==> flow/design.v (excerpt) <==
module complex_mean_square (
    input wire i_clk,
    input wire i_arst,
    input wire i_en,
    input wire [2:0] i_log2_samples,
    input wire        i_valid,
    input wire [31:0] i_y,
    input wire [31:0] i_y_hat,
    output reg        o_valid,
    output reg [63:0] o_data
);
For scale: roughly 4100 cells after synthesis, ~87 flip-flops, ~0.037 mm² of cells after synthesis.
clock: 11.6 ns
lec_check: 0
cap_margin: 20
cell_pad_in_sites_detail_placement: 0
core_margin: 2
core_utilization: 72
gpl_timing_driven: 1
max_routing_layer: met4
place_density_lb_addon: 0.02
setup_slack_margin: 1.57
slew_margin: 40
tns_end_percent: 20
run.sh (not shown) runs the stock make flow with config.mk's settings and CLKGATE_MAP_FILE=.
Change:
--- a/flow/config.mk
+++ b/flow/config.mk
@@ -10,5 +10,4 @@
 export CORE_MARGIN = 2
-export CORE_UTILIZATION = 72
+export CORE_UTILIZATION = 57
 export GPL_TIMING_DRIVEN = 1
-export MAX_ROUTING_LAYER = met4
 export PLACE_DENSITY_LB_ADDON = 0.02
==> flow/constraint.sdc (replaced) <==
create_clock -name core_clock -period 7.64 [get_ports {i_clk}]
set_input_delay 1.5280 -clock core_clock [delete_from_list [all_inputs] [get_ports {i_clk}]]
set_output_delay 1.5280 -clock core_clock [all_outputs]
set_load 0.01 [all_outputs]
The changed run finished with negative setup slack left; cell count is higher by a little under a tenth; global-route usage is lower by 13 points; count of clock-buffer cells in the layout is higher by 1.

* * *

Setup of before:
Starting RTL as in the previous note.
Design complex_mean_square, start of the top module:
module complex_mean_square (
    input wire i_clk,
    input wire i_arst,
    input wire i_en,
    input wire [2:0] i_log2_samples,
    input wire        i_valid,
    input wire [31:0] i_y,
    input wire [31:0] i_y_hat,
    output reg        o_valid,
    output reg [63:0] o_data
);
export LEC_CHECK = 0
export CAP_MARGIN = 20
export CORE_MARGIN = 2
export CORE_UTILIZATION = 72
export HOLD_SLACK_MARGIN = -0.09
export MAX_ROUTING_LAYER = met4
export SLEW_MARGIN = 20
create_clock -name core_clock -period 10.3 [get_ports {i_clk}]
Status before: flow complete, layout not clean - setup timing
> inputs changed (before -> after)
- a deleted HOLD_SLACK_MARGIN that had been -0.09
- a change of CORE_UTILIZATION from 72 to 70
- a change of the clock period (ns, I/O delays scaled along) from 10.3 to 11.1
before -> after: maximum buffer depth of the clock tree delta 0, exact match
To summarise after: no stage aborted, but the layout did not pass its checks, failing on setup timing.
Against before, after reports a final cell count that is lower.
Routed length per placed instance for after: 16% down relative to before
For after, the critical path's slowest cell was sky130_fd_sc_hd__fa_1, unlike before, where it was sky130_fd_sc_hd__fa_2.
Comparing after with before, the clock-cell share of area came out essentially unchanged.
Taking before as the reference, in after required time of the worst setup path up 0.78 ns; core occupancy in the finished layout decreased 6.2 points; worst reg2reg path depth saw a decrease.
Changes observed in after relative to before: number of non-clock buffers in the layout decreased 15%; design area decreased 3.2%; initial core utilization decreased 2.7 points.

* * *

The RTL this note starts from:
==> flow/design.v <==
module complex_adder_subtractor #(
    parameter WIDTH=32
) (
    input [WIDTH-1:0] a,
    input [WIDTH-1:0] b,
    input addNotSub,
    output reg [WIDTH-1:0] result
);
    always @(*) begin
        if (addNotSub) begin
            result[WIDTH-1:WIDTH/2] = a[WIDTH-1:WIDTH/2] + b[WIDTH-1:WIDTH/2];
            result[WIDTH/2-1:0] = a[WIDTH/2-1:0] + b[WIDTH/2-1:0];
        end else begin
            result[WIDTH-1:WIDTH/2] = a[WIDTH-1:WIDTH/2] - b[WIDTH-1:WIDTH/2];
            result[WIDTH/2-1:0] = a[WIDTH/2-1:0] - b[WIDTH/2-1:0];
        end
    end
endmodule
module complex_multiplier #(
    parameter WIDTH=32
) (
    input [WIDTH-1:0] a,
    input [WIDTH-1:0] b,
    output [2*WIDTH-1:0] result
);
    wire signed [WIDTH-1:0] a_real = { {(WIDTH/2+1){a[WIDTH/2-1]}}, a[WIDTH/2-1:0] };
    wire signed [WIDTH-1:0] b_real = { {(WIDTH/2+1){b[WIDTH/2-1]}}, b[WIDTH/2-1:0] };
    wire signed [WIDTH-1:0] a_img = { {(WIDTH/2+1){a[WIDTH-1]}}, a[WIDTH-1:WIDTH/2] };
    wire signed [WIDTH-1:0] b_img = { {(WIDTH/2+1){b[WIDTH-1]}}, b[WIDTH-1:WIDTH/2] };
    wire signed [WIDTH-1:0] result_real = a_real * b_real - a_img * b_img;
    wire signed [WIDTH-1:0] result_img = a_real * b_img + a_img * b_real;
    assign result[WIDTH-1:0] = result_real;
    assign result[2*WIDTH-1:WIDTH] = result_img;
endmodule
module complex_mean_square (
    input wire i_clk,
    input wire i_arst,
    input wire i_en,
    input wire [2:0] i_log2_samples,
    input wire        i_valid,
    input wire [31:0] i_y,
    input wire [31:0] i_y_hat,
    output reg        o_valid,
    output reg [63:0] o_data
);
    wire [31:0] y_diff_w;
    wire [63:0] sq_diff_complex_w;
    wire        sq_diff_valid_w;
    wire [63:0] sum_res_w;
    wire [8:0]  num_samples_w = 1 << i_log2_samples;
    reg [8:0]  sample_rx_cnt_r;
    reg [8:0]  sample_proc_cnt_r;
    reg [1:0]  state_r, next_state_r;
    localparam S_IDLE      = 2'b00;
    localparam S_INIT      = 2'b01;
    localparam S_COMPUTING = 2'b10;
    localparam S_FINALIZE  = 2'b11;
    complex_adder_subtractor #(.WIDTH(32)) y_difference_module (
        .a(i_y),
        .b(i_y_hat),
        .addNotSub(1'b0),
        .result(y_diff_w)
    );
    complex_multiplier cpow_calculator (
        .a(y_diff_w),
        .b(y_diff_w),
        .result(sq_diff_complex_w)
    );
    assign sq_diff_valid_w = i_valid;
    complex_adder_subtractor #(.WIDTH(64)) square_sum (
        .a(o_data),  
        .b(sq_diff_complex_w),
        .addNotSub(1'b1),
        .result(sum_res_w)
    );
    always @(posedge i_clk or posedge i_arst) begin
        if (i_arst)
            state_r <= S_IDLE;
        else
            state_r <= next_state_r;
    end
    always @(*) begin
        next_state_r = state_r;
        case (state_r)
            S_IDLE:      if (i_en) next_state_r = S_INIT;
            S_INIT:      next_state_r = S_COMPUTING;
            S_COMPUTING: if (sample_rx_cnt_r == num_samples_w && sample_proc_cnt_r == num_samples_w)
                             next_state_r = S_FINALIZE;
            S_FINALIZE:  next_state_r = S_IDLE;
            default:     next_state_r = S_IDLE;
        endcase
    end
    always @(posedge i_clk or posedge i_arst) begin
        if (i_arst) begin
            o_valid           <= 1'b0;
            o_data            <= 64'b0;
            sample_rx_cnt_r   <= 9'b0;
            sample_proc_cnt_r <= 9'b0;
        end else begin
            o_valid <= 1'b0;  
            case (state_r)
                S_INIT: begin
                    o_data            <= 64'b0;
                    sample_rx_cnt_r   <= 9'b0;
                    sample_proc_cnt_r <= 9'b0;
                end
                S_COMPUTING: begin
                    sample_rx_cnt_r <= sample_rx_cnt_r;
                    sample_proc_cnt_r <= sample_proc_cnt_r;
                    if (i_valid && sample_rx_cnt_r < num_samples_w) begin
                        sample_rx_cnt_r <= sample_rx_cnt_r + 1;
                    end
                    if (sq_diff_valid_w && !(sample_proc_cnt_r == num_samples_w)) begin
                        sample_proc_cnt_r <= sample_proc_cnt_r + 1;
                        o_data <= sum_res_w;
                    end
                end
                S_FINALIZE: begin
					o_valid        <= 1'b1;  
					o_data[31:0]   <= $signed(o_data[31:0]) >>> i_log2_samples;
					o_data[63:32]  <= $signed(o_data[63:32]) >>> i_log2_samples;
                end
            endcase
        end
    end
endmodule
make LEC_CHECK=0 ABC_AREA=0 CAP_MARGIN=5 CORE_MARGIN=2 CORE_UTILIZATION=72 CTS_CLUSTER_DIAMETER=380 CTS_CLUSTER_SIZE=30 PLACE_DENSITY=0.65 SETUP_SLACK_MARGIN=2.37 SLEW_MARGIN=20 finish   # period 10.4 ns
The baseline did not get past 5_1_grt.
==> next run, changes <==
ABC_AREA = unset   (was 0)
CAP_MARGIN = 20   (was 5)
CORE_UTILIZATION = 24   (was 72)
CTS_CLUSTER_DIAMETER = unset   (was 380)
CTS_CLUSTER_SIZE = unset   (was 30)
PLACE_DENSITY = unset   (was 0.65)
SETUP_SLACK_MARGIN = unset   (was 2.37)
clock period = 13.1 ns   (was 10.4 ns; I/O delays follow)
Effect:
- Now the flow produced a clean layout
- die size came out higher to 3.0 times its value
- area after synthesis does not change
- synthesized cell count does not change
==> next run, changes <==
CORE_UTILIZATION = 63   (was 24)
CTS_CLUSTER_SIZE = 15   (was unset)
TNS_END_PERCENT = 25   (was unset)
clock period = 13.5 ns   (was 13.1 ns; I/O delays follow)
After rerunning:
- core utilization went up by 41 points
- register-to-register slack improves by 460 ps
- routed wire length went down by 12%
- non-clock buffer count went down by 38
- final cell count went down by 21%
==> next run, changes <==
CTS_CLUSTER_DIAMETER = 359   (was unset)
CTS_CLUSTER_SIZE = 100   (was 15)
GPL_TIMING_DRIVEN = 0   (was unset)
Result: The new run ran to the end with no violations; synthesized cell count stays the same; register-to-register slack is worse by 310 ps; final area grows by 1.3%; clock skew shrinks by 11 ps; fmax shrinks by 3.3%; core utilization grows by 0.90 points.
==> next run, changes <==
ABC_AREA = 1   (was unset)
CAP_MARGIN = 0   (was 20)
CELL_PAD_IN_SITES_DETAIL_PLACEMENT = 1   (was unset)
CELL_PAD_IN_SITES_GLOBAL_PLACEMENT = 1   (was unset)
CORE_ASPECT_RATIO = 1.49   (was unset)
CORE_UTILIZATION = 40   (was 63)
CTS_CLUSTER_DIAMETER = 77   (was 359)
CTS_CLUSTER_SIZE = unset   (was 100)
GPL_ROUTABILITY_DRIVEN = 0   (was unset)
MAX_ROUTING_LAYER = met4   (was unset)
SETUP_SLACK_MARGIN = 1.39   (was unset)
After rerunning: The changed run completed without violations; die size came out higher by 62%; worst hold slack got worse by 61 ps; critical path depth came out higher by 9; design area came out higher by 5.2%; setup slack improved by 1500 ps; count of clock-buffer cells in the layout came out higher by 1; routed wire length came out higher by 36%; fmax came out higher by 13%.
==> next run, changes <==
ABC_AREA = unset   (was 1)
CAP_MARGIN = 40   (was 0)
CELL_PAD_IN_SITES_DETAIL_PLACEMENT = unset   (was 1)
CELL_PAD_IN_SITES_GLOBAL_PLACEMENT = unset   (was 1)
CORE_ASPECT_RATIO = 0.5   (was 1.49)
CORE_UTILIZATION = 63   (was 40)
CTS_CLUSTER_DIAMETER = unset   (was 77)
CTS_CLUSTER_SIZE = 15   (was unset)
GPL_ROUTABILITY_DRIVEN = unset   (was 0)
GPL_TIMING_DRIVEN = unset   (was 0)
MAX_ROUTING_LAYER = unset   (was met4)
SETUP_SLACK_MARGIN = unset   (was 1.39)
The changed run ran to the end with no violations.
Routed wire length is lower by 32%.
Clock skew is lower by 6.3 ps.
Core utilization rises by 24 points.
Final area drops by 5.8%.
Flip-flop count stays the same.
Setup slack loses 1200 ps.
Global-route usage rose by 3.3 points.
